==> build 28: inputs <==
==> flow/design.v <==
module SYS_CTRL #( parameter ADDR_WIDTH = 4, DATA_WIDTH = 8) (
	input	wire							CLK,
	input	wire							RST,
	input	wire	[DATA_WIDTH-1:0]		UART_RX_DATA,   	 
	input	wire							UART_RX_Valid,		 
	input	wire							FIFO_FULL,
	output	reg		[DATA_WIDTH-1:0]		FIFO_WR_DATA,
	output	reg								FIFO_WR_INC,    
	input	wire	[DATA_WIDTH*2-1:0]		ALU_OUT,      
	input	wire							ALU_OUT_Valid, 
	output	reg								ALU_EN,  
	output	reg		[3:0]					ALU_FUN,     
	output	reg								CLKG_EN,    
	output	reg 							CLKDIV_EN,
	input	wire	[DATA_WIDTH-1:0]		Rd_Reg,       
	input	wire							Rd_Reg_Valid, 
	output	reg		[DATA_WIDTH-1:0]		Wr_Reg,   
	output	reg 	[ADDR_WIDTH-1:0]		Addr,  
	output	reg 							RdEn,  
	output	reg 							WrEn
	);
typedef enum bit [3:0] {
		IDLE        	= 4'b0000,
		RF_Wr_Addr 		= 4'b0001,
		RF_Wr_Data  	= 4'b0011,
		RF_Rd_Addr  	= 4'b0010,
		FIFO_WRITE_RF 	= 4'b0110,
		Operand_A   	= 4'b0111,
		Operand_B 		= 4'b0101,
		FUN_of_ALU  	= 4'b0100,
		ALU_Save_OUT    = 4'b1100,
		ALU_1st_Byte    = 4'b1101,
		ALU_2nd_Byte    = 4'b1111
} state;						
state 	current_state, next_state;
reg [ADDR_WIDTH-1:0] 	ADDR_REG; 
reg 					ADDR_REG_CHECK;   
reg [DATA_WIDTH*2-1:0]	ALU_OUT_REG;
reg 					ALU_OUT_REG_CHECK;   
always@(posedge CLK or negedge RST) 
 begin
	if (!RST) 
	 begin
	  current_state <= IDLE;		
	 end
	else 
	 begin
	  current_state <= next_state;
	 end
 end
always@(*)
 begin
 	next_state = IDLE;
 	WrEn        = 1'b0;
 	RdEn        = 1'b0;
 	CLKG_EN     = 1'b0;
 	CLKDIV_EN   = 1'b1;
 	ALU_EN      = 1'b0;
 	FIFO_WR_INC = 1'b0;
 	Addr          = 'b0;
 	Wr_Reg        = 'b0;
 	ALU_FUN       = 'b0;
 	FIFO_WR_DATA  = 'b0;
 	ALU_OUT_REG_CHECK = 1'b0;
 	ADDR_REG_CHECK    = 1'b0;
 	case (current_state)
 	 IDLE : begin
 	 		 if (UART_RX_Valid)
 	 		  begin
 	 		   case (UART_RX_DATA)
 	 		    'hAA : begin
 	 		  		    next_state = RF_Wr_Addr;
 	 		  		   end
 	 		    'hBB : begin
 	 		  		    next_state = RF_Rd_Addr; 
 	 		  		   end
 	 		    'hCC : begin
 	 		  		    next_state = Operand_A; 
 	 		  		   end
 	 		    'hDD : begin
 	 		  		    next_state = FUN_of_ALU; 
 	 		  		   end
 	 		  	default: begin
 	 		  			  next_state = IDLE;
 	 		  			 end
 	 		   endcase
 	 		  end
 	 		end
 	 RF_Wr_Addr : begin
 	 			   if (UART_RX_Valid)
 	 			    begin
 	 			     ADDR_REG_CHECK = 1'b1;
 	 			     next_state = RF_Wr_Data;
 	 			    end
 	 			   else
 	 			    begin
 	 			     ADDR_REG_CHECK = 1'b0;
 	 			     next_state = RF_Wr_Addr;
 	 			    end
 	 			  end
 	 RF_Wr_Data : begin
 	 			   if (UART_RX_Valid)
 	 			    begin
 	 			     WrEn = 1'b1;
 	 			     Addr = ADDR_REG;
 	 			     Wr_Reg = UART_RX_DATA;
 	 			     next_state = IDLE;	
 	 			    end
 	 			   else
 	 			    begin
 	 			     next_state = RF_Wr_Data;
 	 			    end
 	 			  end
 	 RF_Rd_Addr : begin
 	 			   if (UART_RX_Valid)
 	 			    begin
 	 			     RdEn = 1;
 	 			     Addr = UART_RX_DATA[ADDR_WIDTH-1:0];
 	 			     next_state = FIFO_WRITE_RF; 	 			     
 	 			    end
 	 			   else
 	 			    begin
 	 			     next_state = RF_Rd_Addr;
 	 			    end
 	 			  end
  	 FIFO_WRITE_RF : begin
 	 			   if (!FIFO_FULL)    
 	 			    begin
 	 			     FIFO_WR_DATA = Rd_Reg;
 	 			     FIFO_WR_INC = 1'b1;
 	 			     next_state = IDLE; 	 			     
 	 			    end
 	 			   else
 	 			    begin
 	 			     next_state = FIFO_WRITE_RF;
 	 			    end
 	 			  end
 	 Operand_A : begin
 	 			   if (UART_RX_Valid)
 	 			    begin
 	 			     WrEn = 1'b1;
 	 			     Addr = 'b0;
 	 			     Wr_Reg = UART_RX_DATA;
 	 			     next_state = Operand_B;	
 	 			    end
 	 			   else
 	 			    begin
 	 			     next_state = Operand_A;
 	 			    end
 	 			 end
 	 Operand_B : begin
 	 			   if (UART_RX_Valid)
 	 			    begin
 	 			     WrEn = 1'b1;
 	 			     Addr = 'b1;
 	 			     Wr_Reg = UART_RX_DATA;
 	 			     next_state = FUN_of_ALU;	
 	 			    end
 	 			   else
 	 			    begin
 	 			     next_state = Operand_B;
 	 			    end
 	 			 end
 	 FUN_of_ALU : begin
 	 			   CLKG_EN = 1'b1;
 	 			   if (UART_RX_Valid)
 	 			    begin
 	 			     ALU_EN = 1'b1;
 	 			     ALU_FUN = UART_RX_DATA[3:0];
 	 			     next_state = ALU_Save_OUT;
 	 			    end
 	 			   else
 	 			    begin
 	 			     next_state = FUN_of_ALU;
 	 			    end
 	 			 end
 	 ALU_Save_OUT : begin
	 	 			  CLKG_EN = 1'b1;
	 	 			  if (ALU_OUT_Valid)
	 	 			   begin
	 	 			    ALU_OUT_REG_CHECK = 1'b1;
	 	 			    next_state = ALU_1st_Byte;
	 	 			   end
	 	 			  else
	 	 			   begin
	 	 			   	ALU_OUT_REG_CHECK = 1'b0;
	 	 			    next_state = ALU_Save_OUT;
	 	 			   end
 	 			     end
 	 ALU_1st_Byte : begin
 	 				 CLKG_EN = 1'b1;
	 	 			 if (!FIFO_FULL)
	 	 			  begin
	 	 			   FIFO_WR_INC = 1'b1;
	 	 			   FIFO_WR_DATA = ALU_OUT_REG[DATA_WIDTH-1:0];
	 	 			   next_state = ALU_2nd_Byte;
	 	 			  end
	 	 			 else
	 	 			  begin
	 	 			   next_state = ALU_1st_Byte;
	 	 			  end
	 	 			end
 	 ALU_2nd_Byte : begin
 	 				 CLKG_EN = 1'b1;
	 	 			 if (!FIFO_FULL)
	 	 			  begin
	 	 			   FIFO_WR_INC = 1'b1;
	 	 			   FIFO_WR_DATA = ALU_OUT_REG[2*DATA_WIDTH-1:DATA_WIDTH];
	 	 			   next_state = IDLE;
	 	 			  end
	 	 			 else
	 	 			  begin
	 	 			   next_state = ALU_2nd_Byte;
	 	 			  end
	 	 			end
 	 default : begin
 	 			next_state = IDLE;
 	 		   end
 	endcase
 end
always@(posedge CLK or negedge RST)
 begin
 	if (!RST)
 	 begin
 	 	ADDR_REG <= 'b0;
 	 end
 	else if (ADDR_REG_CHECK)
 	 begin
 	 	ADDR_REG <= UART_RX_DATA[ADDR_WIDTH-1:0];
 	 end
 end
always@(posedge CLK or negedge RST)
 begin
 	if (!RST)
 	 begin
 	 	ALU_OUT_REG <= 'b0;
 	 end
 	else if (ALU_OUT_REG_CHECK)
 	 begin
 	 	ALU_OUT_REG <= ALU_OUT;
 	 end
 end
endmodule
module Register_File #( parameter ADDR_WIDTH = 4, DATA_WIDTH = 8, MEM_DEPTH = 16) (
	input	wire 	[DATA_WIDTH-1:0]		WrData,
	input	wire 	[ADDR_WIDTH-1:0]		Adresss,
	input 	wire 							WrEn,
	input	wire 							RdEn,
	input 	wire 							CLK,
	input 	wire 							RST,
	output 	reg 	[DATA_WIDTH-1:0]		RdData,
	output	reg 							RdData_Valid,
	output	wire 	[DATA_WIDTH-1:0]		REG0,
	output	wire 	[DATA_WIDTH-1:0]		REG1,
	output	wire 	[DATA_WIDTH-1:0]		REG2,
	output	wire 	[DATA_WIDTH-1:0]		REG3 
	);
reg [DATA_WIDTH-1:0] Memory [MEM_DEPTH-1:0];
integer i;
always@(posedge CLK or negedge RST)
 begin
 	if (!RST)
 	 begin
 	 	RdData <= 'b0;
 	 	RdData_Valid <= 1'b0;
 	 	for (i=0; i<MEM_DEPTH; i=i+1)
 	 	 begin
 	 	  if(i == 2)
 	 	  	Memory[i] <= 'b10000001;    
 	 	  else if (i == 3)
 	 	  	Memory[i] <= 'b00100000;      
 	 	  else
 	 	  	Memory[i] <= 'b0;
 	 	 end
 	 end
 	else
 	 begin
 	 	if (WrEn && !RdEn)
 	 	 begin
 	 	 	Memory[Adresss] <= WrData;
 	 	 end
 	 	else if (RdEn && !WrEn)
 	 	 begin
 	 	 	RdData <= Memory[Adresss];
 	 	 	RdData_Valid <= 1'b1;
 	 	 end
 	 	else
 	 	 begin
 	 	 	RdData_Valid <= 1'b0;
 	 	 end
 	 end
 end
assign REG0 = Memory[0];
assign REG1 = Memory[1];
assign REG2 = Memory[2];
assign REG3 = Memory[3];
 endmodule
module ALU_16B #( parameter OPER_WIDTH = 8, OUT_WIDTH = OPER_WIDTH*2) (
input		wire		[OPER_WIDTH-1:0]		A,
input		wire		[OPER_WIDTH-1:0]		B,
input		wire												EN,
input		wire		[3:0]								ALU_FUN,
input		wire												CLK,
input		wire												CLK_EN,    
input		wire												RST,
output	reg			[OUT_WIDTH-1:0]			ALU_OUT,
output	reg													OUT_VALID
	);
reg [OUT_WIDTH-1:0] ALU_OUT_Comb;
reg                 OUT_VALID_Comb;
always @(posedge CLK or negedge RST)
 begin
  if(!RST)
   begin
    ALU_OUT   <= 'b0;
    OUT_VALID <= 1'b0;	
   end
  else if (CLK_EN)
   begin  
    ALU_OUT   <= ALU_OUT_Comb;
    OUT_VALID <= OUT_VALID_Comb;
   end	
 end 
always@(*)
 begin
   OUT_VALID_Comb = 1'b0;
   ALU_OUT_Comb   = 'b0;
   if(EN)
    begin
     OUT_VALID_Comb = 1'b1;
		 case (ALU_FUN)
		 4'b0000 : begin
		 						ALU_OUT_Comb = A + B; 							 
		           end 
		4'b0001 : begin
		 						ALU_OUT_Comb = A - B;       				 
			      	end
		 4'b0010 : begin
								ALU_OUT_Comb = A * B;       				 
	   			  	 end
		 4'b0011 : begin
		 						ALU_OUT_Comb = (B == 8'b0) ? 16'b0 : A / B;       				 
		 	 	   		 end
		 4'b0100 : begin
								ALU_OUT_Comb = A & B;      				   
				   		 end
		 4'b0101 : begin
								ALU_OUT_Comb = A | B;       				 
			  	  	 end
		 4'b0110 : begin
								ALU_OUT_Comb = ~ (A & B);      			 
				   		 end
		 4'b0111 : begin
								ALU_OUT_Comb = ~ (A | B);      			 
			 	   		 end
		 4'b1000 : begin
								ALU_OUT_Comb = A ^ B;       				 
				   		 end
		 4'b1001 : begin
								ALU_OUT_Comb = ~(A ^ B);      			 
				   		 end
		 4'b1010 : begin
								if (A == B)             						 
								 begin
								  ALU_OUT_Comb = 'd1;
								 end
								else 
								 begin
								  ALU_OUT_Comb = 'd0;
								 end
				   		 end
		 4'b1011 : begin
								if (A > B)              						 
								 begin
								  ALU_OUT_Comb = 'd2;
								 end
								else
								 begin
								  ALU_OUT_Comb = 'd0;
								 end
				   		 end
		 4'b1100 : begin
						    if (A < B)              						 
							   begin
							    ALU_OUT_Comb = 'd3;
							   end
							  else
							   begin
							    ALU_OUT_Comb = 'd0;
							   end
				   	   end
		 4'b1101 : begin
						    ALU_OUT_Comb = A >> 1;      				 
						   end
		 4'b1110 : begin
								ALU_OUT_Comb = A << 1;     			 		 
						   end
		 default : begin
								ALU_OUT_Comb = 'b0;
							 end
		 endcase
		end
   else 
    begin
   	 OUT_VALID_Comb = 1'b0;
    end
 end
endmodule
module sys_ref_core #(parameter DATA_WIDTH = 8, ADDR_WIDTH = 4)
(
 input   wire                      CLK,
 input   wire                      RST,             
 input   wire  [DATA_WIDTH-1:0]    UART_RX_DATA,
 input   wire                      UART_RX_Valid,
 input   wire                      FIFO_FULL,
 output  wire  [DATA_WIDTH-1:0]    FIFO_WR_DATA,
 output  wire                      FIFO_WR_INC,
 output  wire  [DATA_WIDTH-1:0]    UART_Config,
 output  wire  [DATA_WIDTH-1:0]    Div_Ratio,
 output  wire                      CLKDIV_EN
);
wire                      WrEn;
wire                      RdEn;
wire  [ADDR_WIDTH-1:0]    Addr;
wire  [DATA_WIDTH-1:0]    Wr_Reg;
wire  [DATA_WIDTH-1:0]    Rd_Reg;
wire                      Rd_Reg_Valid;
wire  [DATA_WIDTH-1:0]    Operand_A;
wire  [DATA_WIDTH-1:0]    Operand_B;
wire  [3:0]               ALU_FUN;
wire                      ALU_EN;
wire                      CLKG_EN;
wire  [DATA_WIDTH*2-1:0]  ALU_OUT;
wire                      ALU_OUT_Valid;
SYS_CTRL U0_SYS_CTRL (
	.CLK(CLK),
	.RST(RST),
	.UART_RX_DATA(UART_RX_DATA),
	.UART_RX_Valid(UART_RX_Valid),
	.FIFO_FULL(FIFO_FULL),
	.FIFO_WR_DATA(FIFO_WR_DATA),
	.FIFO_WR_INC(FIFO_WR_INC),
	.ALU_OUT(ALU_OUT),
	.ALU_OUT_Valid(ALU_OUT_Valid),
	.ALU_EN(ALU_EN),
	.ALU_FUN(ALU_FUN),
	.CLKG_EN(CLKG_EN),
	.CLKDIV_EN(CLKDIV_EN),
	.Rd_Reg(Rd_Reg),
	.Rd_Reg_Valid(Rd_Reg_Valid),
	.Wr_Reg(Wr_Reg),
	.Addr(Addr),
	.RdEn(RdEn),
	.WrEn(WrEn)
	);
Register_File U0_Register_File (
	.WrData(Wr_Reg),
	.Adresss(Addr),
	.WrEn(WrEn),
	.RdEn(RdEn),
	.CLK(CLK),
	.RST(RST),
	.RdData(Rd_Reg),
	.RdData_Valid(Rd_Reg_Valid),
	.REG0(Operand_A),
	.REG1(Operand_B),
	.REG2(UART_Config),
	.REG3(Div_Ratio)
	);
ALU_16B U0_ALU_16B (
	.A(Operand_A),
	.B(Operand_B),
	.EN(ALU_EN),
	.ALU_FUN(ALU_FUN),
	.CLK(CLK),
	.CLK_EN(CLKG_EN),
	.RST(RST),
	.ALU_OUT(ALU_OUT),
	.OUT_VALID(ALU_OUT_Valid)
	);
endmodule
==> flow/run.sh <==
#!/bin/bash
# the make line also repeats each setting of config.mk as NAME=value (left out here)
make -C /OpenROAD-flow-scripts/flow DESIGN_CONFIG=/design/flow/config.mk WORK_HOME=/design/flow/orfs CLKGATE_MAP_FILE= finish
==> flow/config.mk <==
export PLATFORM = sky130hd
export DESIGN_NAME = sys_ref_core
export DESIGN_NICKNAME = sys_ref_core
export VERILOG_FILES = /design/flow/design.v
export SDC_FILE = /design/flow/constraint.sdc
export NUM_CORES = 4
export LEC_CHECK = 0
export ABC_AREA = 0
export CAP_MARGIN = 5
export CELL_PAD_IN_SITES_GLOBAL_PLACEMENT = 0
export CORE_MARGIN = 8
export CORE_UTILIZATION = 22
export CTS_CLUSTER_DIAMETER = 241
export CTS_CLUSTER_SIZE = 63
export HOLD_SLACK_MARGIN = 0.29
export MAX_ROUTING_LAYER = met5
export MIN_ROUTING_LAYER = met2
export PLACE_DENSITY = 0.35
export SETUP_SLACK_MARGIN = -1.91
export SLEW_MARGIN = 20
export TNS_END_PERCENT = 90
==> flow/constraint.sdc <==
create_clock -name core_clock -period 41.4 [get_ports {CLK}]
set_input_delay 8.2800 -clock core_clock [delete_from_list [all_inputs] [get_ports {CLK}]]
set_output_delay 8.2800 -clock core_clock [all_outputs]
set_load 0.01 [all_outputs]
==> inputs of build 85, as changes to build 28 <==
==> flow/config.mk (replaced) <==
export PLATFORM = sky130hd
export DESIGN_NAME = sys_ref_core
export DESIGN_NICKNAME = sys_ref_core
export VERILOG_FILES = /design/flow/design.v
export SDC_FILE = /design/flow/constraint.sdc
export NUM_CORES = 4
export LEC_CHECK = 0
export CAP_MARGIN = 20
export CORE_MARGIN = 2
export CORE_UTILIZATION = 72
export PLACE_DENSITY = 0.66
export SETUP_SLACK_MARGIN = -1.43
export SLEW_MARGIN = 20
==> flow/constraint.sdc (replaced) <==
create_clock -name core_clock -period 23.7 [get_ports {CLK}]
set_input_delay 4.7400 -clock core_clock [delete_from_list [all_inputs] [get_ports {CLK}]]
set_output_delay 4.7400 -clock core_clock [all_outputs]
set_load 0.01 [all_outputs]
==> qor summary <==
Routed len/inst: build 28 22.43 µm; build 85 27.14 µm
Number of antenna violations at the first check in global routing: build 28 0; build 85 4
Highest cell delay on the worst timing path: build 28 0.89 ns; build 85 0.53 ns
Net count reported at finish: build 28 2,096; build 85 2,293
Total leakage power: build 28 0.008818 µW; build 85 0.009880 µW
Share of power burned in combinational logic: build 28 0.684; build 85 0.686
Clock period minus worst slack: build 28 31.43 ns; build 85 24.73 ns
Core box area: build 28 76,080 µm²; build 85 23,260 µm²
Overall power of the completed layout: build 28 1229 µW; build 85 2293 µW
Via total after detailed routing: build 28 20,390; build 85 18,120
Clock distribution area overhead in the final layout: build 28 0.03059; build 85 0.03197
Result of the run: build 28 finished clean; build 85 complete, but fails checks
Reasons for failing layout checks: build 28 -; build 85 negative setup slack
Combinational logic power: build 28 840 µW; build 85 1570 µW
Power is estimated from default activity; no workload was simulated.
